[design/flow/run.sh]
#!/bin/bash
# the make line also repeats each setting of config.mk as NAME=value (left out here)
make -C /OpenROAD-flow-scripts/flow DESIGN_CONFIG=/design/flow/config.mk WORK_HOME=/design/flow/orfs CLKGATE_MAP_FILE= finish
[design/flow/config.mk]
export PLATFORM = sky130hd
export DESIGN_NAME = cnn_layer1
export DESIGN_NICKNAME = cnn_layer1
export VERILOG_FILES = /design/flow/design.v
export SDC_FILE = /design/flow/constraint.sdc
export NUM_CORES = 4
export LEC_CHECK = 0
export CAP_MARGIN = 20
export CORE_MARGIN = 2
export CORE_UTILIZATION = 40
export SLEW_MARGIN = 20
[design/flow/constraint.sdc]
create_clock -name core_clock -period 8.0 [get_ports {clk}]
set_input_delay 1.6000 -clock core_clock [delete_from_list [all_inputs] [get_ports {clk}]]
set_output_delay 1.6000 -clock core_clock [all_outputs]
set_load 0.01 [all_outputs]
[design/flow/design.v]
`timescale 1ns / 1ps
module mac(
    input [15:0] in,
    input [15:0] w,
    input [15:0] b,
    output [15:0] out
    );
wire [15:0] d;
assign d = w * in;
assign out = d + b;
endmodule
`timescale 1ns / 1ps
module mux(
    input [15:0] A,
    input [15:0] B,
    input reset,
    input sel,
    output reg [15:0] out
    );
    always @(*) begin
        if(reset)
            out =0;
        else begin
            if(sel)
                out=A;
            else
                out=B;
        end
    end
endmodule
`timescale 1ns / 1ps
module register(
    input clk,
    input reset,
    input [15:0] in,
    output [15:0] out
    );
reg [15:0] data;
assign out[15:0] = data[15:0];
always @(posedge clk) begin
	if (reset) begin
		data[15:0] <= 16'b0000000000000000;
	end
	else begin
		data[15:0] <= in[15:0];
	end
end
endmodule
`timescale 1ns / 1ps
module shift_reg #(
    parameter pool=0,
    parameter M=28,
    parameter P=2,
    parameter K=3
)
(
  input clk,
  input reset,
  input [15:0] data_in,
  output [15:0] data_out
);
localparam D = (pool)?M-P+1:M-K;
reg [D-1:0] hr_0; reg [D-1:0] hr_1; reg [D-1:0] hr_2; reg [D-1:0] hr_3;
reg [D-1:0] hr_4; reg [D-1:0] hr_5; reg [D-1:0] hr_6; reg [D-1:0] hr_7;
reg [D-1:0] hr_8; reg [D-1:0] hr_9; reg [D-1:0] hr_10; reg [D-1:0] hr_11;
reg [D-1:0] hr_12; reg [D-1:0] hr_13; reg [D-1:0] hr_14; reg [D-1:0] hr_15;
always @ (posedge clk) begin
    if(reset) begin
        hr_0 [D-1:0] <= 0;
        hr_1 [D-1:0] <= 0;
        hr_2 [D-1:0] <= 0;
        hr_3 [D-1:0] <= 0;
        hr_4 [D-1:0] <= 0;
        hr_5 [D-1:0] <= 0;
        hr_6 [D-1:0] <= 0;
        hr_7 [D-1:0] <= 0;
        hr_8 [D-1:0] <= 0;
        hr_9 [D-1:0] <= 0;
        hr_10 [D-1:0] <=0;
        hr_11 [D-1:0] <= 0;
        hr_12 [D-1:0] <= 0;
        hr_13 [D-1:0] <= 0;
        hr_14 [D-1:0] <= 0;
        hr_15 [D-1:0] <= 0;
    end
    else begin
        hr_0 [D-1:0] <= {hr_0[D-2:0], data_in[0]};
        hr_1 [D-1:0] <= {hr_1[D-2:0], data_in[1]};
        hr_2 [D-1:0] <= {hr_2[D-2:0], data_in[2]};
        hr_3 [D-1:0] <= {hr_3[D-2:0], data_in[3]};
        hr_4 [D-1:0] <= {hr_4[D-2:0], data_in[4]};
        hr_5 [D-1:0] <= {hr_5[D-2:0], data_in[5]};
        hr_6 [D-1:0] <= {hr_6[D-2:0], data_in[6]};
        hr_7 [D-1:0] <= {hr_7[D-2:0], data_in[7]};
        hr_8 [D-1:0] <= {hr_8[D-2:0], data_in[8]};
        hr_9 [D-1:0] <= {hr_9[D-2:0], data_in[9]};
        hr_10 [D-1:0] <= {hr_10[D-2:0], data_in[10]};
        hr_11 [D-1:0] <= {hr_11[D-2:0], data_in[11]};
        hr_12 [D-1:0] <= {hr_12[D-2:0], data_in[12]};
        hr_13 [D-1:0] <= {hr_13[D-2:0], data_in[13]};
        hr_14 [D-1:0] <= {hr_14[D-2:0], data_in[14]};
        hr_15 [D-1:0] <= {hr_15[D-2:0], data_in[15]};
    end
end
assign data_out[0] = hr_0[D-1]; assign data_out[1] = hr_1[D-1];
assign data_out[2] = hr_2[D-1]; assign data_out[3] = hr_3[D-1];
assign data_out[4] = hr_4[D-1]; assign data_out[5] = hr_5[D-1];
assign data_out[6] = hr_6[D-1]; assign data_out[7] = hr_7[D-1];
assign data_out[8] = hr_8[D-1]; assign data_out[9] = hr_9[D-1];
assign data_out[10] = hr_10[D-1]; assign data_out[11] = hr_11[D-1];
assign data_out[12] = hr_12[D-1]; assign data_out[13] = hr_13[D-1];
assign data_out[14] = hr_14[D-1]; assign data_out[15] = hr_15[D-1];
endmodule
`timescale 1ns / 1ps
module max_data(
    input [15:0] A,
    input [15:0] B,
    output reg [15:0] Y
    );
    always @(*) begin
        if(A>B)
            Y = A;
        else
            Y = B;
    end
endmodule
`timescale 1ns / 1ps
module conv_final #(
	parameter N=28,
	parameter M=28,
	parameter K=3,
	parameter P=2,
	parameter P_stride=2,
	parameter K_stride=2,
	parameter pool=0
) (
    	input clk,
    	input reset,
    	input [15:0] pxl_in,
		input i_data_valid,
		input [(K*K*16)-1:0]i_kernel_data,
   		output [15:0] pxl_out,
		output reg o_data_valid
    );
	wire [15:0] reg_00,reg_01,reg_02,sr_0;
	wire[15:0] reg_10, reg_11,reg_12,sr_1;
	wire[15:0] reg_20, reg_21,reg_22;
	wire [15:0] wire_00; wire [15:0] wire_01; wire [15:0] wire_02;
	wire [15:0] wire_10; wire [15:0] wire_11; wire [15:0] wire_12;
	wire [15:0] wire_20; wire [15:0] wire_21; wire [15:0] wire_22;
	wire signed [15:0] kernel [(K*K)-1:0];
	genvar i;
	generate
		for(i=0;i<(K*K);i=i+1) begin
			assign kernel[i] = i_kernel_data[16*(i)+:16];
		end
	endgenerate
	wire sel_1,sel_2,sel_3;
	wire [15:0] out_1,out_2,out_3,out_4,out_5,out_6,out_7,out_8,out_9;
	mux M1 (.A(pxl_in),.B(16'd0),.reset(reset),.sel(sel_1),.out(out_1));
	mac mac_00(out_1, kernel[0], 16'd0, wire_00);
	register r_00(clk, reset, wire_00, reg_00); 
	mux M2 (.A(pxl_in),.B(16'd0),.reset(reset),.sel(sel_2),.out(out_2));
	mac mac_01(out_2, kernel[1], reg_00, wire_01); 
	register r_01(clk, reset, wire_01, reg_01); 
	mux M3 (.A(pxl_in),.B(16'd0),.reset(reset),.sel(sel_3),.out(out_3));
	mac mac_02(out_3, kernel[2], reg_01, wire_02); 
	register r_02(clk, reset, wire_02, reg_02); 
	shift_reg #(.pool(0),.M(M),.K(K),.P(P)) row_1(.clk(clk),.reset(reset), .data_in(reg_02), .data_out(sr_0));
	mux M4 (.A(pxl_in),.B(16'd0),.reset(reset),.sel(sel_1),.out(out_4));
	mac mac_10(out_4, kernel[3], sr_0, wire_10); 
	register r_10(clk, reset, wire_10, reg_10); 
	mux M5 (.A(pxl_in),.B(16'd0),.reset(reset),.sel(sel_2),.out(out_5));
	mac mac_11(out_5, kernel[4], reg_10, wire_11); 
	register r_11(clk, reset, wire_11, reg_11); 
	mux M6 (.A(pxl_in),.B(16'd0),.reset(reset),.sel(sel_3),.out(out_6));
	mac mac_12(out_6, kernel[5], reg_11, wire_12); 
	register r_12(clk, reset, wire_12, reg_12); 
	shift_reg #(.pool(0),.M(M),.K(K),.P(P)) row_2(.clk(clk),.reset(reset), .data_in(reg_12), .data_out(sr_1));
	mux M7 (.A(pxl_in),.B(16'd0),.reset(reset),.sel(sel_1),.out(out_7));
	mac mac_20(out_7, kernel[6], sr_1, wire_20); 
	register r_20(clk, reset, wire_20, reg_20); 
	mux M8 (.A(pxl_in),.B(16'd0),.reset(reset),.sel(sel_2),.out(out_8));
	mac mac_21(out_8, kernel[7], reg_20, wire_21); 
	register r_21(clk, reset, wire_21, reg_21); 
	mux M9 (.A(pxl_in),.B(16'd0),.reset(reset),.sel(sel_3),.out(out_9));
	mac mac_22(out_9, kernel[8], reg_21, wire_22); 
	register r_22(clk, reset, wire_22, reg_22); 
	assign pxl_out = reg_22;	
	reg [9:0] counter;
	reg [$clog2(M)-1:0] col;
	reg [$clog2(M*M)-1:0] count_valid;
	always @(posedge clk) begin
		if ((reset == 1) | (!i_data_valid)) begin
			counter <= 0;
			col <= 0;
		end else begin
			counter <= counter + 1;
			if (col == M-1)
				col <= 0;
			else
				col <= col + 1;
		end
	end
	always @(posedge clk) begin
		if(reset) begin
		    count_valid <= 0;
			o_data_valid <= 1'b0;
		end
		else begin
			if(o_data_valid) begin
				count_valid <= count_valid+1;
				if(count_valid == (M*M)-1) begin
				    o_data_valid <= 1'b0;
				    count_valid <= 0;
				end
			end
			else if (i_data_valid && (counter == ((M*(K-1))/2)+((K-1)/2))) begin
				o_data_valid <= 1'b1;
			end
		end
	end
	assign sel_1 = i_data_valid & (col != M-1);
	assign sel_2 = i_data_valid;
	assign sel_3 = i_data_valid & (col != 0);
endmodule
`timescale 1ns / 1ps
module max_pooling #(
    parameter N=28,
	parameter M=28,
	parameter K=3,
	parameter P=2,
	parameter P_stride=2,
	parameter K_stride=2,
	parameter pool=1
    ) (
        input clk,
        input reset,
        input [15:0] pixel_in,
        input i_data_valid,
        output [15:0] o_max_pooled_pixel,
        output o_data_valid
    );
    wire [15:0] wire_1,reg1,sr_out,wire_2,reg2;
    register R1 (.clk(clk),.reset(reset),.in(pixel_in),.out(reg1));
    max_data M1(.A(pixel_in),.B(reg1),.Y(wire_1));
    shift_reg #(.M(M),.K(K),.pool(pool),.P(P)) LD1 (.clk(clk),.reset(reset),.data_in(wire_1),.data_out(sr_out));
    max_data M2(.A(sr_out),.B(pixel_in),.Y(wire_2));
    register R2 (.clk(clk),.reset(reset),.in(wire_2),.out(reg2));
    max_data M3(.A(pixel_in),.B(reg2),.Y(o_max_pooled_pixel));
    reg [$clog2(M)-1:0] col;
    reg row_odd;
    always@(posedge clk) begin
        if(reset | !(i_data_valid)) begin
            col <= 0;
            row_odd <= 1'b0;
        end
        else begin
            if(col == M-1) begin
                col <= 0;
                row_odd <= ~row_odd;
            end
            else begin
                col <= col+1;
            end
        end
    end
    assign o_data_valid = i_data_valid & row_odd & col[0];
endmodule
`timescale 1ns / 1ps
module cnn_layer1 (
    input          clk,
    input          reset,
    input  [15:0]  pxl_in,
    input          i_data_valid,
    input  [143:0] i_kernel_data,
    output [15:0]  conv_out,
    output         conv_valid,
    output [15:0]  pool_out,
    output         pool_valid
);
    conv_final #(
        .N(28), .M(28), .K(3), .P(2), .P_stride(2), .K_stride(1), .pool(0)
    ) C1 (
        .clk(clk),
        .reset(reset),
        .pxl_in(pxl_in),
        .i_data_valid(i_data_valid),
        .i_kernel_data(i_kernel_data),
        .pxl_out(conv_out),
        .o_data_valid(conv_valid)
    );
    max_pooling #(
        .N(28), .M(28), .K(3), .P(2), .P_stride(2), .K_stride(1), .pool(1)
    ) MP1 (
        .clk(clk),
        .reset(reset),
        .pixel_in(conv_out),
        .i_data_valid(conv_valid),
        .o_max_pooled_pixel(pool_out),
        .o_data_valid(pool_valid)
    );
endmodule
==> results of run 1 <==
==> metal layers <==
layer  GRT usage [%]  vias to the layer above
li1                -                    24500
met2            33.6                     1255
met4            7.88                        2
met5               0                        -
met3            3.14                      364
met1            26.8                    25000
==> area by class of cell <==
type                    instances  area share (%)
well taps                    2656            3.67
diodes                         18          0.0497
repair buffers                422            4.40
clock inverters                54           0.849
inverters                    1370            5.67
multi-input cells            4931            48.9
clock buffers                 205            4.62
flip-flops and latches       1440            31.8
==> metrics by stage <==
| stage | cell area (um2) | setup WS, ns | total power, mW | TNS, ns | cells |
|---|---|---|---|---|---|
| 2_1_floorplan | 79900 | 0.545 | 11.3 | 0 | 8143 |
| 3_3_place_gp | 85600 | -0.107 | 13.1 | -0.107 | 10800 |
| 3_5_place_dp | 85600 | -0.0782 | 13.1 | -0.0782 | 10800 |
| 4_1_cts | 90500 | 0.742 | 20.2 | 0 | 11100 |
| 5_1_grt | 90600 | 0.444 | 21.1 | 0 | 11100 |
| 6_report | 90600 | 0.748 | 19.9 | 0 | 11100 |
==> flow_metrics.tcl, run 1 <==
# implementation run metrics
set metrics [dict create \
    grt_antenna_before_repair 37 \
    timing.final.crit_share_pct 90.7 \
    finalHoldViolCount 0 \
    synth-main-ff-cell "dfxtp_1" \
    endpoint "C1.r_22.data[15]" \
    power_sequential_mw 7.67 \
    grt_overflow_total 0 \
    post_synth_most_frequent_cells "dfxtp_1 (1,440), inv_1 (1,370), nor2b_1 (1,306)" \
    routed_wirelength_mm 203 \
    groute.usage.overall_pct 20.4 \
    clockBufferDepth 3 \
    final.min_clock_period_ns 7.25 \
    std_cell_rows 164 \
    required_time_at_the_worst_slack_endpoint_ns 8.65 \
    chipHeight_um 451 \
    crit_buf_inv 4 \
    synth_area_per_cell_um2 9.81 \
    drt_iter0_markers 2909 \
    log.warning_count 42 \
    cpMostUsedCell "fa_1" \
    layout-area-overhead-vs-synth_pct 13.4 \
    whs_path_depth 1 \
    top_signal_layer_used "met5" \
    synthDistinctLibCells 72 \
    reg2reg_from "C1.col[0]" \
    cts.root.buffer_cell "clkbuf_16" \
    holdCritPathClass "reg -> reg" \
    routed_length_on_met3_mm 10.4 \
    netlist_logic_family_top "adder cells" \
    dp_hpwl_mm 153 \
    power.sequential.fraction_pct 38.5 \
    rsz0062_at_grt "no" \
    fp_util_pct 40.1 \
    crit_path_end_kind "flip-flop" \
    number_of_hold_repair_buffers_added_at_the_cts_stage 0 \
    power_clock_mw 6.89 \
    cts_inserted_buffers 146 \
    peakVddDrop_uv 172 \
    logic_area_um2 44300 \
    met2RoutedLength_mm 96.4 \
    min_to "C1.row_1.hr_6[21]" \
    comb_power_mw 5.36 \
    ff_latch_area_um2 28800 \
    yosys.area_share.simple_pct 19.7 \
    worst_path_max_delay_cell "fa_1" \
    edf_count 0 \
    placement.io_buffers 196 \
    crit_path_max_fanout 18 \
    synth.cellmix.compoundShare_pct 2.03 \
    leakagePower_nw 41.3 \
    synthDominantAreaCellType "dfxtp_1" \
    area_inside_the_core_boundary_um2 199000 \
    route.detailed.vias_per_inst 4.61 \
    max-cap-violations 0 \
    ys_sh_xor_pct 4.06 \
    die_x_um 451 \
    cp_num_cells 22 \
    metal1_wirelength_mm 88.3 \
    reg2reg_to "C1.r_22.data[15]" \
    clock_skew_ns 0.0457 \
    hp-start "C1.row_1.hr_6[20]" \
    total_i_o_pin_count 197 \
    synth.yosys.chip_area_um2 79900 \
    cellInternalPower_mw 13.7 \
    worstPathArrival_ns 7.91 \
    drv_slew 0 \
    syn-cell-area_um2 79900 \
    run_status "finished clean" \
    slew_headroom_pct 27.6 \
    worstSkewPairLatency_ns 0.80 \
    cts_sinks 1440 \
    topCellsByArea "dfxtp_1 (36%), fa_1 (21%), nor2b_1 (10%), ha_1 (8.1%), inv_1 (6.4%)" \
    path_class "in -> reg" \
    final_nets 9825 \
    grt_pass1_wl_mm 320 \
    grt_start_max_net_pins 261 \
    asyncSetResetFlopFracSynth_pct 0 \
    finalHoldWorstSlack_ns 0.410 \
    synth_largest_type_area_fraction_pct 36.1 \
    crit_path_start_kind "input pin" \
    tritoncts_clock_tree "done" \
    syn-instance-count 8143 \
    synthesis_warnings 7 \
    switchingPower_mw 6.17 \
    setup.reg_to_reg.worst_slack_ns 1.12 \
    cts_setup_buffers 0 \
    yosys-mux-area-fraction_pct 0.653 \
    finalCoreUtilization_pct 45.5 \
    postCtsResizedCells 0 \
    vias 51200 \
    synth.ff_latch_count 1440 \
    worstSetupStartpoint "i_data_valid" \
    yosys_cell_count 8143 \
    worstMarginPinSlew_ns 1.09 \
    critical_path.cell_chain "clkdlybuf4s50_1 > nor2b_4 > and2_1 > nor2b_1 > buf_12 > nand2_1 > fa_1 > inv_1 > fa_1 > inv_1 > fa_1 > fa_1 > fa_1 > fa_1 > xnor2_1 > xnor2_1 > xnor2_1 > xnor2_1 > a21oi_1 > nor3_1 > o21ai_1 > nor3b_1" \
    drt_pre_antenna_iters 5 \
    dieArea_um2 203000 \
    setup-violations-final 0 \
    critPathTopFamily "adder cells" \
    netSwitchingFraction_pct 31.0 \
    post_drt_wl_per_cell_um 18.3 \
    route.detailed.drc 0 \
    synth_nets 9657 \
    antenna_violating_nets_post_route 0 \
    r2r.worst_path.cells 23 \
    achievable_clock_frequency_mhz 138 \
    first_global_vias 54100 \
    cts.clk_slew.worst_paths_ns 0.06 \
    power.combinational.fraction_pct 26.9 \
    place.gp.congestion 0.930 \
    synth_seq_share_pct 36.1 \
    post_synth_fa_ha_maj_area_fraction_pct 29.0 \
    fill_cells 19000 \
    power.group.top "sequential cells" \
    critPathMaxStageDelay_ns 0.55 \
    power.share.clock_pct 34.6 \
    yosys.cell_count.top_type "dfxtp_1" \
    htree_levels 4 \
    power_density_nw_per_um2 220 \
]
==> inputs of run 2 (changes only) <==
ABC_AREA = 1   (was default)
CAP_MARGIN = 5   (was 20)
CELL_PAD_IN_SITES_DETAIL_PLACEMENT = 1   (was default)
CELL_PAD_IN_SITES_GLOBAL_PLACEMENT = 1   (was default)
CORE_ASPECT_RATIO = 0.66   (was default)
CORE_MARGIN = 4   (was 2)
CORE_UTILIZATION = 28   (was 40)
GPL_ROUTABILITY_DRIVEN = 0   (was default)
MAX_ROUTING_LAYER = met5   (was default)
PLACE_DENSITY = 0.45   (was default)
SETUP_SLACK_MARGIN = 1.71   (was default)
clock period = 6.33 ns   (was 8.0 ns; I/O delays follow)
==> run 2 against run 1 <==
Compared with the run above:
- still clean on timing, DRC and antenna
- sequential power rose by 27%
- first-iteration DRC count rose by 9.1%
- area after synthesis rose by 2.4%
- clock power rose by 31%
- sequential cell count did not move
- cell count rose by 38%
- largest power group unchanged
==> flow_metrics.tcl, run 2 <==
# implementation run metrics
set metrics [dict create \
    total_i_o_pin_count 197 \
    synth_nets 11700 \
    cp_num_cells 30 \
    htree_levels 4 \
    cellInternalPower_mw 18.4 \
    min_to "C1.row_2.hr_0[13]" \
    cts_sinks 1440 \
    final_total_negative_setup_slack_ns 0 \
    holdCritPathClass "reg -> reg" \
    synth.cellmix.compoundShare_pct 3.35 \
    std_cell_rows 160 \
    worstSkewPairLatency_ns 0.83 \
    crit_path_end_kind "flip-flop" \
    timing.final.crit_share_pct 97.8 \
    edf_count 0 \
    comb_power_mw 8.88 \
    syn-cell-area_um2 81800 \
    synth_area_per_cell_um2 8.05 \
    crit_path_max_fanout 7 \
    critPathMaxStageDelay_ns 0.58 \
    post_synth_fa_ha_maj_area_fraction_pct 28.3 \
    power.sequential.fraction_pct 35.2 \
    cts.clk_slew.worst_paths_ns 0.06 \
    asyncSetResetFlopFracSynth_pct 0 \
    drt_iter0_markers 3174 \
    grt_start_max_net_pins 211 \
    worst_path_max_delay_cell "fa_2" \
    yosys.cell_count.top_type "inv_1" \
    power_clock_mw 9.01 \
    power_density_nw_per_um2 262 \
    whs_path_depth 2 \
    grt_antenna_before_repair 18 \
    worstMarginPinSlew_ns 1.10 \
    post_drt_wl_per_cell_um 17.9 \
    die_x_um 673 \
    finalHoldViolCount 0 \
    synth.ff_latch_count 1440 \
    setup.reg_to_reg.worst_slack_ns 0.23 \
    path_class "in -> reg" \
    critPathTopFamily "adder cells" \
    final.min_clock_period_ns 6.19 \
    achievable_clock_frequency_mhz 162 \
    netSwitchingFraction_pct 33.2 \
    cpMostUsedCell "inv_2" \
    switchingPower_mw 9.18 \
    worstSetupStartpoint "i_data_valid" \
    netlist_logic_family_top "adder cells" \
    synthDominantAreaCellType "dfxtp_1" \
    reg2reg_from "C1.col[0]" \
    fp_util_pct 28.3 \
    log.warning_count 46 \
    clockBufferDepth 4 \
    cts.root.buffer_cell "clkbuf_16" \
    required_time_at_the_worst_slack_endpoint_ns 7.01 \
    post_synth_most_frequent_cells "inv_1 (3,004), nor2_1 (1,874), dfxtp_1 (1,440)" \
    yosys-mux-area-fraction_pct 0 \
    power.share.clock_pct 32.6 \
    drv_slew 0 \
    first_global_vias 67700 \
    reg2reg_to "C1.r_12.data[15]" \
    finalInstanceArea_um2 105000 \
    syn-instance-count 10200 \
    synth_largest_type_area_fraction_pct 35.2 \
    chipHeight_um 447 \
    setup-violations-final 0 \
    worstPathArrival_ns 6.87 \
    slew_headroom_pct 26.5 \
    crit_buf_inv 12 \
    clock_skew_ns 0.0802 \
    antenna_violating_nets_post_route 0 \
    vias 63200 \
    yosys_cell_count 10200 \
    power.combinational.fraction_pct 32.2 \
    ys_sh_xor_pct 1.58 \
    crit_path_start_kind "input pin" \
    run_status "finished clean" \
    endpoint "C1.r_12.data[15]" \
    placement.io_buffers 196 \
    synth-main-ff-cell "dfxtp_1" \
    peakVddDrop_uv 250 \
    power.group.top "sequential cells" \
    finalHoldWorstSlack_ns 0.344 \
    synthesis_warnings 7 \
    leakagePower_nw 47.7 \
    area_inside_the_core_boundary_um2 289000 \
    yosys.area_share.simple_pct 16.1 \
    layout-area-overhead-vs-synth_pct 28.6 \
    grt_pass1_wl_mm 416 \
    final_nets 12800 \
    topCellsByArea "dfxtp_1 (35%), fa_1 (20%), inv_1 (14%), nor2_1 (8.6%), ha_1 (7.9%)" \
    synthDistinctLibCells 48 \
    cts_inserted_buffers 158 \
    r2r.worst_path.cells 30 \
    hp-start "C1.row_2.hr_0[12]" \
    drt_pre_antenna_iters 5 \
    grt_overflow_total 0 \
    synth_seq_share_pct 35.2 \
    synth.yosys.chip_area_um2 81800 \
    route.detailed.vias_per_inst 4.14 \
    routed_wirelength_mm 273 \
    max-cap-violations 0 \
    route.detailed.drc 0 \
    dieArea_um2 301000 \
    power_sequential_mw 9.73 \
    tritoncts_clock_tree "done" \
    placement.cell_area_um2 96300 \
    groute.usage.overall_pct 18.1 \
    rsz0062_at_grt "yes" \
    dp_hpwl_mm 217 \
]
==> run 2: layout make-up <==
type	count	area [um2]
Antenna cell	10	25.0
Clock buffer	217	4530
Clock inverter	46	438
Fill cell	34200	184000
Inverter	3025	11500
Multi-Input combinational cell	5374	43300
Sequential cell	1440	28800
Tap cell	3888	4860
Timing Repair Buffer	1259	11800
==> run 2: per-layer routing <==
metal	routed length [um]	global-route usage (%)	vias up
met1	146000	28.1	31000
li1	-	-	30900
met3	13800	3.22	294
met5	0	0	-
met4	5670	3.76	0
met2	107000	25.7	945
==> run 2: repair_timing <==
action | in CTS | in global routing
cloned | 3 | 5
hold buffers | 0 | 0
buffers inserted | 128 | 57
setup endpoints to repair | 131 | 146
pin swaps | 200 | 234
resized | 355 | 265
==> run 2: through the flow <==
step	power, mW	utilization, %	instances	worst slack (ns)
after floorplan	14.5	-	10200	-0.0236
after global placement	18.1	33.3	14800	-1.66
after detailed placement	18.2	33.3	14800	-1.64
after CTS	27.9	35.8	15200	0.222
after global routing	29.6	36.4	15300	0.00216
final	27.6	36.4	15300	0.138
==> inputs of run 3 (changes only) <==
ABC_AREA = default   (was 1)
CAP_MARGIN = 25   (was 5)
CELL_PAD_IN_SITES_DETAIL_PLACEMENT = default   (was 1)
CELL_PAD_IN_SITES_GLOBAL_PLACEMENT = 3   (was 1)
CORE_ASPECT_RATIO = default   (was 0.66)
CORE_UTILIZATION = 40   (was 28)
HOLD_SLACK_MARGIN = 0.09   (was default)
MAX_ROUTING_LAYER = default   (was met5)
MIN_ROUTING_LAYER = met2   (was default)
PLACE_DENSITY = default   (was 0.45)
SETUP_SLACK_MARGIN = 2.35   (was 1.71)
SLEW_MARGIN = 35   (was 20)
TNS_END_PERCENT = 5   (was default)
clock period = 8.0 ns   (was 6.33 ns; I/O delays follow)
==> run 3 against run 2 <==
Compared with the run above:
- sequential power fell by 21%
- global-route usage rose by 15 points
- utilization rose by 11 points
- clock skew fell by 0.0096 ns
- first-iteration DRC count rose by 150%
==> flow_metrics.tcl, run 3 <==
# implementation run metrics
set metrics [dict create \
    synth_largest_type_area_fraction_pct 36.1 \
    final_total_negative_setup_slack_ns 0 \
    asyncSetResetFlopFracSynth_pct 0 \
    total_i_o_pin_count 197 \
    cellInternalPower_mw 14.6 \
    worstPathArrival_ns 7.36 \
    cts.root.buffer_cell "clkbuf_16" \
    chipHeight_um 455 \
    synth.yosys.chip_area_um2 79900 \
    synth_seq_share_pct 36.1 \
    reg2reg_to "C1.r_02.data[15]" \
    drt_iter0_markers 7796 \
    syn-instance-count 8143 \
    netlist_logic_family_top "adder cells" \
    synth_nets 9657 \
    worstSetupStartpoint "i_data_valid" \
    synth_area_per_cell_um2 9.81 \
    path_class "in -> reg" \
    final_nets 10000 \
    fp_util_pct 40.3 \
    hp-start "C1.row_2.hr_0[22]" \
    syn-cell-area_um2 79900 \
    clock_skew_ns 0.0706 \
    htree_levels 4 \
    final.min_clock_period_ns 6.65 \
    min_to "C1.row_2.hr_0[23]" \
    cts_sinks 1440 \
    endpoint "C1.r_02.data[15]" \
    power.combinational.fraction_pct 29.5 \
    finalHoldWorstSlack_ns 0.395 \
    topCellsByArea "dfxtp_1 (36%), fa_1 (21%), nor2b_1 (10%), ha_1 (8.1%), inv_1 (6.4%)" \
    dpl.cell_count 10900 \
    power_density_nw_per_um2 228 \
    run_status "finished clean" \
    netSwitchingFraction_pct 32.1 \
    max-cap-violations 0 \
    finalNonFillerCells 11300 \
    r2r.worst_path.cells 25 \
    crit_path_start_kind "input pin" \
    crit_path_end_kind "flip-flop" \
    achievable_clock_frequency_mhz 150 \
    finalHoldViolCount 0 \
    clockBufferDepth 3 \
    slew_headroom_pct 37.2 \
    leakagePower_nw 42.8 \
    routed_wirelength_mm 225 \
    switchingPower_mw 6.88 \
    setup.reg_to_reg.worst_slack_ns 1.65 \
    cpMostUsedCell "fa_1" \
    area_inside_the_core_boundary_um2 198000 \
    worst_path_max_delay_cell "fa_1" \
    critPathMaxStageDelay_ns 0.53 \
    grt_overflow_total 0 \
    grt_antenna_before_repair 6 \
    cts.clk_slew.worst_paths_ns 0.07 \
    worstSkewPairLatency_ns 0.81 \
    dieArea_um2 207000 \
    synthDominantAreaCellType "dfxtp_1" \
    route.detailed.drc 0 \
    power.sequential.fraction_pct 36.0 \
    yosys.area_share.simple_pct 19.7 \
    peakVddDrop_uv 242 \
    synth.cellmix.compoundShare_pct 2.03 \
    post_synth_most_frequent_cells "dfxtp_1 (1,440), inv_1 (1,370), nor2b_1 (1,306)" \
    drv_slew 0 \
    finalCoreUtilization_pct 47.5 \
    post_synth_fa_ha_maj_area_fraction_pct 29.0 \
    synth-main-ff-cell "dfxtp_1" \
    critPathTopFamily "adder cells" \
    groute.usage.overall_pct 33.0 \
    log.warning_count 59 \
    whs_path_depth 1 \
    antenna_violating_nets_post_route 0 \
    holdCritPathClass "reg -> reg" \
    power.group.top "sequential cells" \
    edf_count 0 \
    timing.final.crit_share_pct 83.1 \
    reg2reg_from "C1.col[0]" \
    grt_pass1_wl_mm 344 \
    ys_sh_xor_pct 4.06 \
    worstMarginPinSlew_ns 0.938 \
    synthDistinctLibCells 72 \
    power.share.clock_pct 34.5 \
    cts_inserted_buffers 154 \
    dp_hpwl_mm 161 \
    yosys.cell_count.top_type "dfxtp_1" \
    std_cell_rows 163 \
    setup-violations-final 0 \
    route.detailed.vias_per_inst 6.28 \
    synthesis_warnings 7 \
    power_sequential_mw 7.72 \
    crit_path_max_fanout 8 \
    grt_start_max_net_pins 231 \
    yosys_cell_count 8143 \
    post_drt_wl_per_cell_um 19.8 \
    tritoncts_clock_tree "done" \
    die_x_um 455 \
    p_total_mw 21.4 \
    first_global_vias 84200 \
    yosys-mux-area-fraction_pct 0.653 \
    layout-area-overhead-vs-synth_pct 17.8 \
    crit_buf_inv 8 \
    cp_num_cells 25 \
    synth.ff_latch_count 1440 \
    power_clock_mw 7.41 \
    placement.io_buffers 196 \
    rsz0062_at_grt "yes" \
    required_time_at_the_worst_slack_endpoint_ns 8.71 \
    drt_pre_antenna_iters 6 \
    vias 71200 \
    comb_power_mw 6.32 \
]
==> run 3: layout make-up <==
type | count | area (um2)
sequential | 1440 | 28800
inverter | 1370 | 5140
multi-input combinational | 4932 | 45300
timing repair buffer | 628 | 6030
clock inverter | 55 | 903
clock buffer | 219 | 4480
antenna | 52 | 130
tap | 2640 | 3300
fill | 19000 | 104000
==> run 3: repair_timing <==
| item | in CTS | in global routing |
|---|---|---|
| resized | 81 | 169 |
| pin swaps | 47 | 107 |
| cloned | 3 | 1 |
| hold buffers | 0 | 0 |
| buffers inserted | 39 | 28 |
| setup endpoints to repair | 106 | 209 |
==> run 3: layer usage <==
layer | track usage, % | share of wire (%) | up-vias
met5 | 9.72 | 0.79 | -
met4 | 6.01 | 6.9 | 54
met3 | 46.4 | 42 | 1233
met2 | 38.0 | 51 | 18400
met1 | - | 0 | 26600
li1 | - | - | 24900
==> run 3: through the flow <==
stage	area (um2)	worst slack, ns
floorplan	80600	1.15
global placement	87000	0.00764
detailed placement	87000	-0.0693
CTS	93100	1.38
global route	94000	1.25
finish	94100	1.35
==> inputs of run 4 (changes only) <==
CELL_PAD_IN_SITES_GLOBAL_PLACEMENT = 1   (was 3)
CORE_MARGIN = 5   (was 4)
SETUP_SLACK_MARGIN = default   (was 2.35)
clock period = 11.7 ns   (was 8.0 ns; I/O delays follow)
==> run 4 against run 3 <==
Compared with the run above:
- cell count decreased by 2.8%
- global-route usage decreased by 1.6 points
- utilization decreased by 2.6 points
- clock power decreased by 36%
- clock skew decreased by 0.023 ns
- worst setup slack improved by 1.2 ns
- largest power group unchanged
- still clean
- highest routed layer unchanged
==> flow_metrics.tcl, run 4 <==
# implementation run metrics
set metrics [dict create \
    post_drt_wl_per_cell_um 19.9 \
    setup.reg_to_reg.worst_slack_ns 4.32 \
    first_global_vias 82200 \
    power_density_nw_per_um2 155 \
    crit_buf_inv 5 \
    hp-start "MP1.LD1.hr_8[25]" \
    cellInternalPower_mw 9.34 \
    cts_setup_buffers 0 \
    run_status "finished clean" \
    chipHeight_um 457 \
    dp_hpwl_mm 154 \
    worstSkewPairLatency_ns 0.81 \
    cpMostUsedCell "fa_1" \
    log.warning_count 59 \
    cp_num_cells 22 \
    power.share.clock_pct 34.4 \
    final_nets 9697 \
    htree_levels 4 \
    grt_antenna_before_repair 2 \
    syn-instance-count 8143 \
    finalHoldViolCount 0 \
    postCtsResizedCells 0 \
    crit_path_start_kind "input pin" \
    ff_latch_area_um2 28800 \
    worstMarginPinSlew_ns 1.03 \
    cts.root.buffer_cell "clkbuf_16" \
    synth_largest_type_area_fraction_pct 36.1 \
    endpoint "C1.r_20.data[15]" \
    topCellsByArea "dfxtp_1 (36%), fa_1 (21%), nor2b_1 (10%), ha_1 (8.1%), inv_1 (6.4%)" \
    clockBufferDepth 3 \
    number_of_hold_repair_buffers_added_at_the_cts_stage 0 \
    post_synth_most_frequent_cells "dfxtp_1 (1,440), inv_1 (1,370), nor2b_1 (1,306)" \
    netSwitchingFraction_pct 32.6 \
    placement.io_buffers 196 \
    required_time_at_the_worst_slack_endpoint_ns 12.40 \
    area_inside_the_core_boundary_um2 199000 \
    synth-main-ff-cell "dfxtp_1" \
    final.min_clock_period_ns 9.11 \
    synth_nets 9657 \
    die_x_um 457 \
    drt_iter0_markers 8509 \
    post_synth_fa_ha_maj_area_fraction_pct 29.0 \
    rsz0062_at_grt "no" \
    switchingPower_mw 4.52 \
    clock_skew_ns 0.0474 \
    yosys.area_share.simple_pct 19.7 \
    setup-violations-final 0 \
    crit_path_end_kind "flip-flop" \
    synth.cellmix.compoundShare_pct 2.03 \
    global_route.usage.met2_pct 35.7 \
    cts_sinks 1440 \
    critical_path.cell_chain "clkdlybuf4s50_1 > nand2b_1 > buf_4 > nor2_4 > buf_4 > and2_0 > buf_4 > nand2_1 > fa_1 > fa_1 > fa_1 > fa_1 > fa_1 > fa_1 > inv_1 > ha_1 > a21o_1 > nand3_1 > nand2_1 > a211oi_1 > xnor3_1 > nor2_1" \
    min_to "MP1.LD1.hr_8[26]" \
    p_total_mw 13.9 \
    grt.met3_usage_pct 44.0 \
    max-cap-violations 0 \
    synthDistinctLibCells 72 \
    path_class "in -> reg" \
    cts_inserted_buffers 149 \
    synthesis_warnings 7 \
    timing.final.crit_share_pct 77.9 \
    dieArea_um2 209000 \
    antenna_violating_nets_post_route 0 \
    achievable_clock_frequency_mhz 110 \
    vias 70200 \
    critPathMaxStageDelay_ns 0.73 \
    peakVddDrop_uv 151 \
    yosys-mux-area-fraction_pct 0.653 \
    edf_count 0 \
    yosys.cell_count.top_type "dfxtp_1" \
    synthDominantAreaCellType "dfxtp_1" \
    cts.clk_slew.worst_paths_ns 0.06 \
    routed_wirelength_mm 219 \
    asyncSetResetFlopFracSynth_pct 0 \
    grtUsageMet1_pct 0 \
    power.sequential.fraction_pct 38.0 \
    std_cell_rows 164 \
    total_i_o_pin_count 197 \
    crit_path_max_fanout 24 \
    synth_area_per_cell_um2 9.81 \
    power_clock_mw 4.76 \
    grt_most_used_layer "met3" \
    ys_sh_xor_pct 4.06 \
    reg2reg_to "C1.r_20.data[15]" \
    synth.ff_latch_count 1440 \
    whs_path_depth 1 \
    syn-cell-area_um2 79900 \
    power.group.top "sequential cells" \
    synth.yosys.chip_area_um2 79900 \
    worstSetupStartpoint "i_data_valid" \
    fill_cells 19200 \
    grt_pass1_wl_mm 336 \
    grt_start_max_net_pins 214 \
    synth_seq_share_pct 36.1 \
    critPathTopFamily "adder cells" \
    final_critical_path_setup_slack_ns 2.59 \
    finalCoreUtilization_pct 44.9 \
    holdCritPathClass "reg -> reg" \
    worstPathArrival_ns 9.81 \
    grt_overflow_total 0 \
    leakagePower_nw 40.6 \
    route.detailed.drc 0 \
    layout-area-overhead-vs-synth_pct 12.1 \
    drt_pre_antenna_iters 7 \
    tritoncts_clock_tree "done" \
    yosys_cell_count 8143 \
    groute.usage.overall_pct 31.4 \
    comb_power_mw 3.82 \
    netlist_logic_family_top "adder cells" \
    pre_cts_slack_ns 1.94 \
    worst_path_max_delay_cell "and2_0" \
    power_sequential_mw 5.27 \
    final_total_negative_setup_slack_ns 0 \
    drv_slew 0 \
    slew_headroom_pct 31.0 \
    power.combinational.fraction_pct 27.6 \
    logic_area_um2 44400 \
    fp_util_pct 40.1 \
    r2r.worst_path.cells 22 \
    reg2reg_from "C1.col[0]" \
    route.detailed.vias_per_inst 6.37 \
]
==> run 4: area by class of cell <==
| type | count | share of cell area [%] |
|---|---|---|
| tap | 2656 | 3.71 |
| antenna | 58 | 0.162 |
| clock buffer | 212 | 4.77 |
| multi-input combinational | 4931 | 49.6 |
| inverter | 1370 | 5.74 |
| timing repair buffer | 291 | 3.05 |
| sequential | 1440 | 32.2 |
| clock inverter | 57 | 0.795 |
==> run 4: through the flow <==
| step | hold slack [ns] | instance area (um2) | cells |
|---|---|---|---|
| global route | 0.433 | 89400 | 11000 |
| floorplan | 0.414 | 79900 | 8143 |
| finish | 0.421 | 89500 | 11000 |
| global placement | 0.416 | 84300 | 10700 |
| detailed placement | 0.420 | 84400 | 10700 |
| CTS | 0.408 | 89300 | 11000 |
==> run 4: routing by layer <==
metal | vias to the layer above | part of all wire (%)
li1 | 24200 | -
met1 | 25900 | 0
met2 | 18500 | 50
met3 | 1476 | 42
met4 | 61 | 7.3
met5 | - | 0.97
==> inputs of run 5 (changes only) <==
CAP_MARGIN = 20   (was 25)
CELL_PAD_IN_SITES_GLOBAL_PLACEMENT = default   (was 1)
CORE_MARGIN = 2   (was 5)
CORE_UTILIZATION = 65   (was 40)
GPL_ROUTABILITY_DRIVEN = default   (was 0)
HOLD_SLACK_MARGIN = default   (was 0.09)
MIN_ROUTING_LAYER = default   (was met2)
SETUP_SLACK_MARGIN = 0.88   (was default)
SLEW_MARGIN = 20   (was 35)
TNS_END_PERCENT = default   (was 5)
clock period = 6.18 ns   (was 11.7 ns; I/O delays follow)
==> run 5 against run 4 <==
Compared with the run above:
- the layout now fails its checks (setup timing)
- sequential share of layout area decreased by 2.8 points
- sequential cell count unchanged
- clock power up 84%
- cell area is 9.4% higher
- via count down 20%
- die size shrank 40%
- combinational power grew to 2.5 times the previous value
- routed wire length is 1.5% lower
- total power increased by 100%
- non-clock buffer count rose by 728
- critical endpoint is now C1.r_02.data[15]
==> flow_metrics.tcl, run 5 <==
# implementation run metrics
set metrics [dict create \
    run_status "failed layout checks" \
    violations "setup timing" \
    placement.io_buffers 196 \
    setup.reg_to_reg.worst_slack_ns 0.03 \
    synthesis_warnings 7 \
    place.gp.congestion 1.00 \
    rsz0062_at_grt "yes" \
    die_x_um 355 \
    synth_seq_share_pct 36.1 \
    syn-cell-area_um2 79900 \
    ys_sh_xor_pct 4.06 \
    required_time_at_the_worst_slack_endpoint_ns 6.88 \
    total_i_o_pin_count 197 \
    clock_skew_ns 0.0343 \
    power_density_nw_per_um2 289 \
    finalInstanceArea_um2 98000 \
    whs_path_depth 1 \
    final_critical_path_setup_slack_ns -0.101 \
    post_synth_fa_ha_maj_area_fraction_pct 29.0 \
    antenna_violating_nets_post_route 0 \
    dieArea_um2 126000 \
    max-cap-violations 0 \
    chipHeight_um 355 \
    post_drt_wl_per_cell_um 20.3 \
    crit_path_start_kind "input pin" \
    reg2reg_to "C1.r_02.data[15]" \
    topCellsByArea "dfxtp_1 (36%), fa_1 (21%), nor2b_1 (10%), ha_1 (8.1%), inv_1 (6.4%)" \
    final_nets 10400 \
    power_sequential_mw 9.96 \
    cts.root.buffer_cell "clkbuf_16" \
    crit_buf_inv 10 \
    fp_util_pct 65.5 \
    yosys_cell_count 8143 \
    yosys.cell_count.top_type "dfxtp_1" \
    synth.yosys.chip_area_um2 79900 \
    synth_largest_type_area_fraction_pct 36.1 \
    path_class "in -> reg" \
    cellInternalPower_mw 19.3 \
    netlist_logic_family_top "adder cells" \
    yosys.area_share.simple_pct 19.7 \
    peakVddDrop_uv 359 \
    placement.cell_area_um2 89200 \
    cts_inserted_buffers 137 \
    min_to "C1.row_2.hr_2[5]" \
    holdCritPathClass "reg -> reg" \
    synth_nets 9657 \
    finalHoldViolCount 0 \
    synth.ff_latch_count 1440 \
    setup-violations-final 5 \
    worstMarginPinSlew_ns 1.07 \
    comb_power_mw 9.58 \
    power.combinational.fraction_pct 33.8 \
    slew_headroom_pct 28.6 \
    netSwitchingFraction_pct 31.9 \
    edf_count 0 \
    log.warning_count 49 \
    endpoint "C1.r_02.data[15]" \
    critPathTopFamily "adder cells" \
    switchingPower_mw 9.03 \
    cp_num_cells 28 \
    critPathMaxStageDelay_ns 0.55 \
    drt_iter0_markers 4262 \
    groute.usage.overall_pct 34.0 \
    first_global_vias 59100 \
    area_inside_the_core_boundary_um2 122000 \
    yosys-mux-area-fraction_pct 0.653 \
    worst_path_max_delay_cell "fa_1" \
    dp_hpwl_mm 152 \
    crit_path_max_fanout 7 \
    grt_antenna_before_repair 16 \
    hp-start "C1.row_2.hr_2[4]" \
    syn-instance-count 8143 \
    finalNonFillerCells 10600 \
    power_clock_mw 8.77 \
    tritoncts_clock_tree "done" \
    worstSkewPairLatency_ns 0.80 \
    synthDominantAreaCellType "dfxtp_1" \
    drv_slew 0 \
    cts.clk_slew.worst_paths_ns 0.07 \
    number_of_hold_repair_buffers_added_at_the_cts_stage 0 \
    achievable_clock_frequency_mhz 159 \
    grt_start_max_net_pins 246 \
    drt_pre_antenna_iters 6 \
    final.min_clock_period_ns 6.28 \
    asyncSetResetFlopFracSynth_pct 0 \
    timing.final.crit_share_pct 102 \
    power.sequential.fraction_pct 35.2 \
    power.share.clock_pct 31.0 \
    std_cell_rows 128 \
    crit_path_end_kind "flip-flop" \
    worstSetupStartpoint "i_data_valid" \
    synth_area_per_cell_um2 9.81 \
    worstPathArrival_ns 6.98 \
    vias 55900 \
    route.detailed.drc 0 \
    r2r.worst_path.cells 26 \
    cpMostUsedCell "fa_1" \
    synth.cellmix.compoundShare_pct 2.03 \
    grt_overflow_total 0 \
    post_synth_most_frequent_cells "dfxtp_1 (1,440), inv_1 (1,370), nor2b_1 (1,306)" \
    dpl.cell_count 10200 \
    route.detailed.vias_per_inst 5.26 \
    layout-area-overhead-vs-synth_pct 22.6 \
    grt_pass1_wl_mm 329 \
    synthDistinctLibCells 72 \
    clockBufferDepth 3 \
    power.group.top "sequential cells" \
    routed_wirelength_mm 216 \
    synth-main-ff-cell "dfxtp_1" \
    reg2reg_from "C1.col[0]" \
    cts_sinks 1440 \
    leakagePower_nw 44.6 \
    htree_levels 4 \
]
-- run 5: through the flow --
stage,hold WS (ns),utilization [%],setup WS [ns],TNS (ns),power (mW)
5_1_grt,0.431,80.4,-0.224,-2.37,29.6
6_report,0.414,80.4,-0.101,-0.220,28.3
3_3_place_gp,0.415,73.2,-1.09,-52.73,17.9
2_1_floorplan,0.414,-,-0.304,-4.00,15.1
4_1_cts,0.413,78.6,0.0188,0,27.4
3_5_place_dp,0.420,73.2,-1.18,-58.76,18.1
-- run 5: layer usage --
metal  up-vias  GRT usage [%]  part of all wire (%)
li1      25700              -                     -
met1     27700           45.8                    41
met2      2021           54.1                    46
met3       491           7.66                   8.7
met4        16           11.9                   3.8
met5         -              0                 0.050
-- run 5: cell type report --
type	instances	area (um2)
Sequential cell	1440	28800
Timing Repair Buffer	1019	9830
Clock inverter	59	916
Tap cell	1625	2030
Inverter	1370	5140
Multi-Input combinational cell	4931	47300
Antenna cell	5	12.5
Fill cell	7339	23900
Clock buffer	187	3890
-- run 5: timing repair --
action,4_1_cts,5_1_grt
pin swaps,192,329
endpoints found under the setup margin,89,91
cloned,4,2
gates resized,289,392
buffers inserted,91,59
==> inputs of run 6 (changes only) <==
CORE_UTILIZATION = 68   (was 65)
HOLD_SLACK_MARGIN = -0.08   (was default)
SETUP_SLACK_MARGIN = default   (was 0.88)
clock period = 3.02 ns   (was 6.18 ns; I/O delays follow)
==> run 6 against run 5 <==
Compared with the run above:
- the layout still fails its checks (setup timing)
- die size fell by 4.4%
- total power is 100% higher
- register-to-register slack lost 3.0 ns
- global-route usage rose by 2.3 points
- area after synthesis stayed put
- first-iteration DRC count shrank 0.47%
- cell area fell by 1.2%
- sequential share of layout area grew 0.35 points
- worst hold slack got worse by 0.35 ns
- largest power group unchanged
==> flow_metrics.tcl, run 6 <==
# implementation run metrics
set metrics [dict create \
    drv_slew 0 \
    synth_largest_type_area_fraction_pct 36.1 \
    worstMarginPinSlew_ns 1.05 \
    area_inside_the_core_boundary_um2 116000 \
    critPathMaxStageDelay_ns 0.56 \
    drt_pre_antenna_iters 13 \
    placement.io_buffers 196 \
    finalCoreUtilization_pct 83.2 \
    synth.ff_latch_count 1440 \
    std_cell_rows 125 \
    topCellsByArea "dfxtp_1 (36%), fa_1 (21%), nor2b_1 (10%), ha_1 (8.1%), inv_1 (6.4%)" \
    grtUsageMet1_pct 46.4 \
    final_total_negative_setup_slack_ns -246.92 \
    place.gp.congestion 1.02 \
    ff_latch_area_um2 28800 \
    setup-violations-final 138 \
    required_time_at_the_worst_slack_endpoint_ns 3.69 \
    crit_path_max_fanout 23 \
    ys_sh_xor_pct 4.06 \
    edf_count 0 \
    tritoncts_clock_tree "done" \
    fill_cells 6706 \
    netSwitchingFraction_pct 31.5 \
    log.warning_count 59 \
    synth_area_per_cell_um2 9.81 \
    yosys.cell_count.top_type "dfxtp_1" \
    yosys_cell_count 8143 \
    peakVddDrop_uv 668 \
    hp-start "reset" \
    number_of_hold_repair_buffers_added_at_the_cts_stage 0 \
    cts_inserted_buffers 138 \
    yosys.area_share.simple_pct 19.7 \
    comb_power_mw 18.3 \
    clockBufferDepth 3 \
    slew_headroom_pct 29.9 \
    chipHeight_um 347 \
    timing.final.crit_share_pct 199 \
    worstPathArrival_ns 6.68 \
    cts.root.buffer_cell "clkbuf_16" \
    finalNonFillerCells 10500 \
    grt_pass1_wl_mm 336 \
    fp_util_pct 68.7 \
    switchingPower_mw 18.1 \
    synth_nets 9657 \
    yosys-mux-area-fraction_pct 0.653 \
    grt_overflow_total 0 \
    reg2reg_to "C1.r_02.data[15]" \
    synthesis_warnings 7 \
    rsz0062_at_grt "yes" \
    global_route.usage.met2_pct 58.9 \
    power.group.top "sequential cells" \
    syn-cell-area_um2 79900 \
    synth_seq_share_pct 36.1 \
    r2r.worst_path.cells 24 \
    synthDominantAreaCellType "dfxtp_1" \
    total_i_o_pin_count 197 \
    netlist_logic_family_top "adder cells" \
    endpoint "C1.r_02.data[15]" \
    grt_most_used_layer "met2" \
    worst_path_max_delay_cell "fa_1" \
    setup.reg_to_reg.worst_slack_ns -2.99 \
    post_synth_most_frequent_cells "dfxtp_1 (1,440), inv_1 (1,370), nor2b_1 (1,306)" \
    dp_hpwl_mm 150 \
    violations "setup timing" \
    min_to "C1.r_11.data[15]" \
    reg2reg_from "C1.col[0]" \
    power.share.clock_pct 32.9 \
    post_synth_fa_ha_maj_area_fraction_pct 29.0 \
    holdCritPathClass "in -> reg" \
    dieArea_um2 120000 \
    antenna_violating_nets_post_route 0 \
    htree_levels 4 \
    route.detailed.drc 0 \
    grt_antenna_before_repair 17 \
    path_class "reg -> reg" \
    synth-main-ff-cell "dfxtp_1" \
    routed_wirelength_mm 214 \
    synth.yosys.chip_area_um2 79900 \
    route.detailed.vias_per_inst 5.31 \
    final_critical_path_setup_slack_ns -2.99 \
    power.combinational.fraction_pct 31.8 \
    achievable_clock_frequency_mhz 166 \
    leakagePower_nw 44.6 \
    grt.met3_usage_pct 9.11 \
    cts_sinks 1440 \
    whs_path_depth 2 \
    cts.clk_slew.worst_paths_ns 0.06 \
    groute.usage.overall_pct 36.2 \
    asyncSetResetFlopFracSynth_pct 0 \
    power_clock_mw 18.9 \
    crit_path_end_kind "flip-flop" \
    cpMostUsedCell "fa_1" \
    cp_num_cells 24 \
    worstSkewPairLatency_ns 0.79 \
    worstSetupStartpoint "C1.col[0]" \
    crit_buf_inv 7 \
    power_density_nw_per_um2 595 \
    first_global_vias 61000 \
    logic_area_um2 46600 \
    vias 55900 \
    die_x_um 347 \
    synthDistinctLibCells 72 \
    crit_path_start_kind "flip-flop" \
    synth.cellmix.compoundShare_pct 2.03 \
    dpl.cell_count 10200 \
    critical_path.cell_chain "inv_1 > ha_1 > nor4b_4 > buf_12 > nor2b_4 > buf_12 > and2_4 > fa_1 > inv_1 > fa_1 > fa_1 > fa_1 > inv_1 > fa_1 > inv_1 > fa_1 > inv_2 > ha_4 > a21oi_2 > nor2b_1 > a311o_1 > a31oi_1 > or3_1 > a21oi_1" \
    power.sequential.fraction_pct 35.3 \
    syn-instance-count 8143 \
    drt_iter0_markers 4242 \
    grt_start_max_net_pins 229 \
    final.min_clock_period_ns 6.01 \
    layout-area-overhead-vs-synth_pct 21.2 \
    max-cap-violations 0 \
    clock_skew_ns 0.0674 \
    final_nets 10400 \
    finalHoldViolCount 0 \
    post_drt_wl_per_cell_um 20.3 \
    critPathTopFamily "adder cells" \
    cellInternalPower_mw 39.4 \
    pre_cts_slack_ns -3.81 \
    run_status "failed layout checks" \
    power_sequential_mw 20.3 \
]
==> run 6: repair_timing <==
action,in CTS,in global routing
cloned,1,0
gates resized,225,98
setup endpoints to repair,143,139
setup buffers,48,8
pin swaps,119,42
==> run 6: layout make-up <==
type / count / area share [%]
Antenna cell: 7 / 0.0181
Clock buffer: 179 / 3.98
Clock inverter: 71 / 1.26
Inverter: 1370 / 5.31
Multi-Input combinational cell: 4931 / 48.1
Sequential cell: 1440 / 29.8
Tap cell: 1524 / 1.97
Timing Repair Buffer: 1018 / 9.55
==> run 6: per-layer routing <==
| layer | part of all wire, % | wire, um | vias up |
|---|---|---|---|
| li1 | - | - | 25700 |
| met1 | 40 | 85100 | 27500 |
| met2 | 46 | 99200 | 2163 |
| met3 | 9.1 | 19500 | 553 |
| met4 | 4.6 | 9750 | 20 |
| met5 | 0.062 | 133 | - |
==> run 6: through the flow <==
| stage | hold slack (ns) | power [mW] | cell area, um2 |
|---|---|---|---|
| after floorplan | 0.407 | 31.0 | 81900 |
| after global placement | 0.416 | 37.2 | 90200 |
| after detailed placement | 0.420 | 37.6 | 90200 |
| after CTS | -0.00213 | 57.2 | 96400 |
| after global routing | 0.0505 | 60.2 | 96800 |
| final | 0.0617 | 57.6 | 96800 |
==> inputs of run 7 (changes only) <==
ABC_AREA = 1   (was default)
CAP_MARGIN = 40   (was 20)
CELL_PAD_IN_SITES_DETAIL_PLACEMENT = 1   (was default)
CELL_PAD_IN_SITES_GLOBAL_PLACEMENT = 3   (was default)
CORE_MARGIN = 9   (was 2)
CORE_UTILIZATION = 46   (was 68)
CTS_CLUSTER_DIAMETER = 151   (was default)
CTS_CLUSTER_SIZE = 23   (was default)
GPL_ROUTABILITY_DRIVEN = 0   (was default)
GPL_TIMING_DRIVEN = 1   (was default)
HOLD_SLACK_MARGIN = default   (was -0.08)
MIN_ROUTING_LAYER = met2   (was default)
PLACE_DENSITY = 0.92   (was default)
SETUP_SLACK_MARGIN = 1.19   (was default)
clock period = 8.0 ns   (was 3.02 ns; I/O delays follow)
==> run 7 against run 6 <==
Compared with the run above:
- now clean on timing, DRC and antenna
- sequential cell count stayed put
- synthesized cell count up 25%
- largest power group unchanged
- critical path type is now in -> reg
- count of clock-buffer cells in the layout shrank 100
- global-route usage rose by 2.0 points
- largest cell class unchanged
==> flow_metrics.tcl, run 7 <==
# implementation run metrics
set metrics [dict create \
    worst_path_max_delay_cell "clkdlybuf4s50_1" \
    drt_pre_antenna_iters 15 \
    clockBufferDepth 3 \
    holdCritPathClass "reg -> reg" \
    pre_cts_slack_ns 0.0736 \
    setup-violations-final 0 \
    cp_num_cells 23 \
    first_global_vias 99000 \
    run_status "finished clean" \
    synthDominantAreaCellType "dfxtp_1" \
    antenna_violating_nets_post_route 0 \
    post_synth_most_frequent_cells "inv_1 (3,004), nor2_1 (1,874), dfxtp_1 (1,440)" \
    whs_path_depth 2 \
    comb_power_mw 6.11 \
    fill_cells 21300 \
    finalHoldWorstSlack_ns 0.366 \
    p_total_mw 18.2 \
    synth_seq_share_pct 35.2 \
    area_inside_the_core_boundary_um2 176000 \
    finalNonFillerCells 12900 \
    ys_sh_xor_pct 1.58 \
    grt_overflow_total 0 \
    cpMostUsedCell "inv_1" \
    rsz0062_at_grt "yes" \
    critPathMaxStageDelay_ns 0.63 \
    finalCoreUtilization_pct 52.5 \
    power.combinational.fraction_pct 33.6 \
    cts_inserted_buffers 76 \
    asyncSetResetFlopFracSynth_pct 0 \
    std_cell_rows 154 \
    critPathTopFamily "adder cells" \
    drt_iter0_markers 12000 \
    chipHeight_um 440 \
    syn-cell-area_um2 81800 \
    max-cap-violations 0 \
    endpoint "C1.r_01.data[15]" \
    finalInstanceArea_um2 92600 \
    vias 84200 \
    power.group.top "sequential cells" \
    synthDistinctLibCells 48 \
    total_i_o_pin_count 197 \
    number_of_hold_repair_buffers_added_at_the_cts_stage 0 \
    final.min_clock_period_ns 6.75 \
    synth-main-ff-cell "dfxtp_1" \
    grt_antenna_before_repair 2 \
    grt_start_max_net_pins 208 \
    synth_area_per_cell_um2 8.05 \
    yosys-mux-area-fraction_pct 0 \
    final_nets 12000 \
    synth_largest_type_area_fraction_pct 35.2 \
    power.share.clock_pct 23.9 \
    edf_count 0 \
    power_clock_mw 4.34 \
    peakVddDrop_uv 181 \
    slew_headroom_pct 39.0 \
    worstPathArrival_ns 7.42 \
    setup.reg_to_reg.worst_slack_ns 1.52 \
    die_x_um 440 \
    route.detailed.drc 0 \
    htree_levels 3 \
    dp_hpwl_mm 186 \
    netSwitchingFraction_pct 35.8 \
    syn-instance-count 10200 \
    critical_path.cell_chain "clkdlybuf4s50_1 > inv_1 > nor2_4 > clkinvlp_4 > nor2_1 > ha_1 > ha_1 > inv_1 > fa_1 > inv_1 > fa_1 > inv_1 > fa_1 > inv_2 > fa_2 > ha_4 > nand2_2 > nor2_2 > inv_2 > o41ai_4 > nand3_1 > nand2_1 > nor2_1" \
    synth.cellmix.compoundShare_pct 3.35 \
    reg2reg_to "C1.r_02.data[15]" \
    crit_path_end_kind "flip-flop" \
    yosys_cell_count 10200 \
    tritoncts_clock_tree "done" \
    hp-start "MP1.LD1.hr_14[1]" \
    cellInternalPower_mw 11.7 \
    fp_util_pct 46.4 \
    final_critical_path_setup_slack_ns 1.25 \
    reg2reg_from "C1.col[0]" \
    worstSkewPairLatency_ns 0.79 \
    power_density_nw_per_um2 196 \
    placement.cell_area_um2 88500 \
    power_sequential_mw 7.72 \
    required_time_at_the_worst_slack_endpoint_ns 8.68 \
    cts_sinks 1440 \
    min_to "MP1.LD1.hr_14[2]" \
    synth.yosys.chip_area_um2 81800 \
    leakagePower_nw 42.9 \
    routed_wirelength_mm 250 \
    topCellsByArea "dfxtp_1 (35%), fa_1 (20%), inv_1 (14%), nor2_1 (8.6%), ha_1 (7.9%)" \
    crit_path_start_kind "input pin" \
    post_synth_fa_ha_maj_area_fraction_pct 28.3 \
    synth_nets 11700 \
    finalHoldViolCount 0 \
    r2r.worst_path.cells 26 \
    grt_pass1_wl_mm 384 \
    synthesis_warnings 7 \
    timing.final.crit_share_pct 84.3 \
    achievable_clock_frequency_mhz 148 \
    final_total_negative_setup_slack_ns 0 \
    dieArea_um2 193000 \
    placement.io_buffers 196 \
    layout-area-overhead-vs-synth_pct 13.2 \
    worstMarginPinSlew_ns 0.914 \
    route.detailed.vias_per_inst 6.52 \
    cts.clk_slew.worst_paths_ns 0.10 \
    dpl.cell_count 12700 \
    log.warning_count 41 \
    clock_skew_ns 0.0519 \
    netlist_logic_family_top "adder cells" \
    power.sequential.fraction_pct 42.5 \
    path_class "in -> reg" \
    switchingPower_mw 6.50 \
    post_drt_wl_per_cell_um 19.3 \
    groute.usage.overall_pct 38.2 \
    worstSetupStartpoint "pxl_in[13]" \
    crit_path_max_fanout 6 \
    crit_buf_inv 8 \
    yosys.area_share.simple_pct 16.1 \
    synth.ff_latch_count 1440 \
    cts.root.buffer_cell "clkbuf_16" \
    yosys.cell_count.top_type "inv_1" \
    drv_slew 0 \
]
-- run 7: what timing repair did --
| item | in CTS | in global routing |
|---|---|---|
| resized | 107 | 138 |
| setup buffers | 35 | 23 |
| pin swaps | 45 | 72 |
| setup endpoints to repair | 37 | 44 |
| gates cloned | 7 | 2 |
-- run 7: area by class of cell --
class | count | area (um2) | area share [%]
Multi-Input combinational cell | 5374 | 41200 | 44.5
Timing Repair inverter | 1 | 16.3 | 0.0176
Clock inverter | 15 | 324 | 0.350
Antenna cell | 33 | 82.6 | 0.0892
Sequential cell | 1440 | 28800 | 31.1
Clock buffer | 79 | 1920 | 2.08
Timing Repair Buffer | 606 | 5910 | 6.38
Tap cell | 2340 | 2930 | 3.16
Inverter | 3025 | 11400 | 12.3
-- run 7: layer usage --
layer | vias up | global-route usage (%) | part of all wire [%]
met2 | 21600 | 44.9 | 50
met4 | 122 | 10.1 | 9.9
met1 | 31000 | - | 0
met3 | 2173 | 49.8 | 38
met5 | - | 18.0 | 1.5
li1 | 29300 | - | -
==> inputs of run 8 (changes only) <==
ABC_AREA = 0   (was 1)
GPL_TIMING_DRIVEN = 0   (was 1)
==> run 8 against run 7 <==
Compared with the run above:
- combinational power is about 10% higher
- sequential share of layout area is 0.25 points higher
- sequential power shrank 0.9%
- still clean on timing, DRC and antenna
==> flow_metrics.tcl, run 8 <==
# implementation run metrics
set metrics [dict create \
    run_status "finished clean" \
    power.sequential.fraction_pct 41.1 \
    cts.clk_slew.worst_paths_ns 0.12 \
    holdCritPathClass "reg -> reg" \
    cpMostUsedCell "fa_1" \
    grt_start_max_net_pins 24 \
    cellInternalPower_mw 12.0 \
    std_cell_rows 152 \
    power_sequential_mw 7.65 \
    slew_headroom_pct 16.0 \
    power.share.clock_pct 22.7 \
    antenna_violating_nets_post_route 0 \
    final_critical_path_setup_slack_ns 0.667 \
    chipHeight_um 435 \
    peakVddDrop_uv 434 \
    required_time_at_the_worst_slack_endpoint_ns 8.64 \
    layout-area-overhead-vs-synth_pct 15.0 \
    htree_levels 3 \
    clock_skew_ns 0.0820 \
    achievable_clock_frequency_mhz 136 \
    route.detailed.drc 0 \
    fp_util_pct 46.4 \
    final.min_clock_period_ns 7.33 \
    critPathMaxStageDelay_ns 0.95 \
    yosys_cell_count 8143 \
    post_synth_fa_ha_maj_area_fraction_pct 29.0 \
    comb_power_mw 6.75 \
    logic_area_um2 46100 \
    dieArea_um2 189000 \
    reg2reg_to "C1.r_20.data[10]" \
    post_synth_most_frequent_cells "dfxtp_1 (1,440), inv_1 (1,370), nor2b_1 (1,306)" \
    synth.ff_latch_count 1440 \
    synthesis_warnings 7 \
    drv_slew 0 \
    asyncSetResetFlopFracSynth_pct 0 \
    die_x_um 435 \
    leakagePower_nw 41.2 \
    rsz0062_at_grt "yes" \
    min_to "C1.row_2.hr_13[6]" \
    power_density_nw_per_um2 203 \
    crit_path_end_kind "flip-flop" \
    grt_antenna_before_repair 10 \
    topCellsByArea "dfxtp_1 (36%), fa_1 (21%), nor2b_1 (10%), ha_1 (8.1%), inv_1 (6.4%)" \
    synthDistinctLibCells 72 \
    finalNonFillerCells 11000 \
    switchingPower_mw 6.63 \
    worstPathArrival_ns 7.98 \
    synth-main-ff-cell "dfxtp_1" \
    setup-violations-final 0 \
    drt_pre_antenna_iters 10 \
    syn-cell-area_um2 79900 \
    final_nets 10100 \
    synth_area_per_cell_um2 9.81 \
    critical_path.cell_chain "clkdlybuf4s50_1 > clkbuf_1 > and3_1 > fa_1 > fa_1 > ha_2 > fa_1 > inv_1 > fa_1 > fa_1 > inv_1 > ha_4 > o21a_1 > o21ai_2 > o21bai_2 > buf_4 > buf_4 > xnor2_1 > nor2_1" \
    fill_cells 19100 \
    cts_sinks 1440 \
    power.combinational.fraction_pct 36.2 \
    synth_seq_share_pct 36.1 \
    tritoncts_clock_tree "done" \
    log.warning_count 32 \
    timing.final.crit_share_pct 91.7 \
    endpoint "C1.r_20.data[10]" \
    yosys.area_share.simple_pct 19.7 \
    clockBufferDepth 3 \
    dp_hpwl_mm 192 \
    synth.yosys.chip_area_um2 79900 \
    pre_cts_slack_ns -1.52 \
    ff_latch_area_um2 28800 \
    grt_pass1_wl_mm 382 \
    synthDominantAreaCellType "dfxtp_1" \
    crit_path_start_kind "input pin" \
    placement.io_buffers 170 \
    groute.usage.overall_pct 40.3 \
    yosys.cell_count.top_type "dfxtp_1" \
    whs_path_depth 1 \
    netSwitchingFraction_pct 35.6 \
    path_class "in -> reg" \
    area_inside_the_core_boundary_um2 172000 \
    cp_num_cells 19 \
    netlist_logic_family_top "adder cells" \
    cts_inserted_buffers 74 \
    worst_path_max_delay_cell "xnor2_1" \
    worstMarginPinSlew_ns 1.25 \
    post_drt_wl_per_cell_um 23.6 \
    critPathTopFamily "adder cells" \
    number_of_hold_repair_buffers_added_at_the_cts_stage 0 \
    synth_largest_type_area_fraction_pct 36.1 \
    r2r.worst_path.cells 28 \
    reg2reg_from "C1.col[0]" \
    ys_sh_xor_pct 4.06 \
    max-cap-violations 0 \
    synth.cellmix.compoundShare_pct 2.03 \
    dpl.cell_count 10700 \
    finalHoldViolCount 0 \
    cts.root.buffer_cell "clkbuf_16" \
    grt_overflow_total 0 \
    routed_wirelength_mm 259 \
    worstSkewPairLatency_ns 0.82 \
    yosys-mux-area-fraction_pct 0.653 \
    edf_count 0 \
    setup.reg_to_reg.worst_slack_ns 0.79 \
    drt_iter0_markers 9999 \
    worstSetupStartpoint "i_kernel_data[97]" \
    hp-start "C1.row_2.hr_13[5]" \
    power_clock_mw 4.22 \
    syn-instance-count 8143 \
    first_global_vias 88200 \
    vias 73900 \
    total_i_o_pin_count 197 \
    crit_path_max_fanout 10 \
    crit_buf_inv 6 \
    synth_nets 9657 \
    route.detailed.vias_per_inst 6.74 \
    power.group.top "sequential cells" \
]
-- run 8: final cells by class --
class                   instances  share of cell area (%)
clock buffers                  76                    2.02
clock inverters                12                   0.301
repair buffers                357                    4.03
flip-flops and latches       1440                    31.4
well taps                    2310                    3.15
multi-input cells            4931                    50.2
plain buffers                 402                    3.18
inverters                    1370                    5.60
diodes                         68                   0.185
-- run 8: metrics by stage --
stage / power (mW) / setup TNS, ns / instance area, um2 / util (%) / hold WS [ns]
after floorplan: 11.4 / 0 / 80500 / - / 0.414
after global placement: 13.4 / -73.69 / 85100 / 49.4 / 0.415
after detailed placement: 13.4 / -45.85 / 85500 / 49.7 / 0.423
after CTS: 17.8 / 0 / 89500 / 52.0 / 0.410
after global routing: 19.6 / 0 / 91700 / 53.3 / 0.435
final: 18.6 / 0 / 91900 / 53.4 / 0.404
-- run 8: layer usage --
metal	track usage, %	share of wire [%]
met5	24.2	2.0
met1	-	0
met2	45.1	48
met3	54.9	41
met4	10.2	9.3
-- run 8: timing repair --
action / CTS / global route
endpoints found under the setup margin: 84 / 47
endpoints found under the hold margin: 0 / 0
buffers inserted: 68 / 74
gates resized: 331 / 411
pin swaps: 63 / 184
gates cloned: 1 / 4
Power and IR drop assume default switching activity.
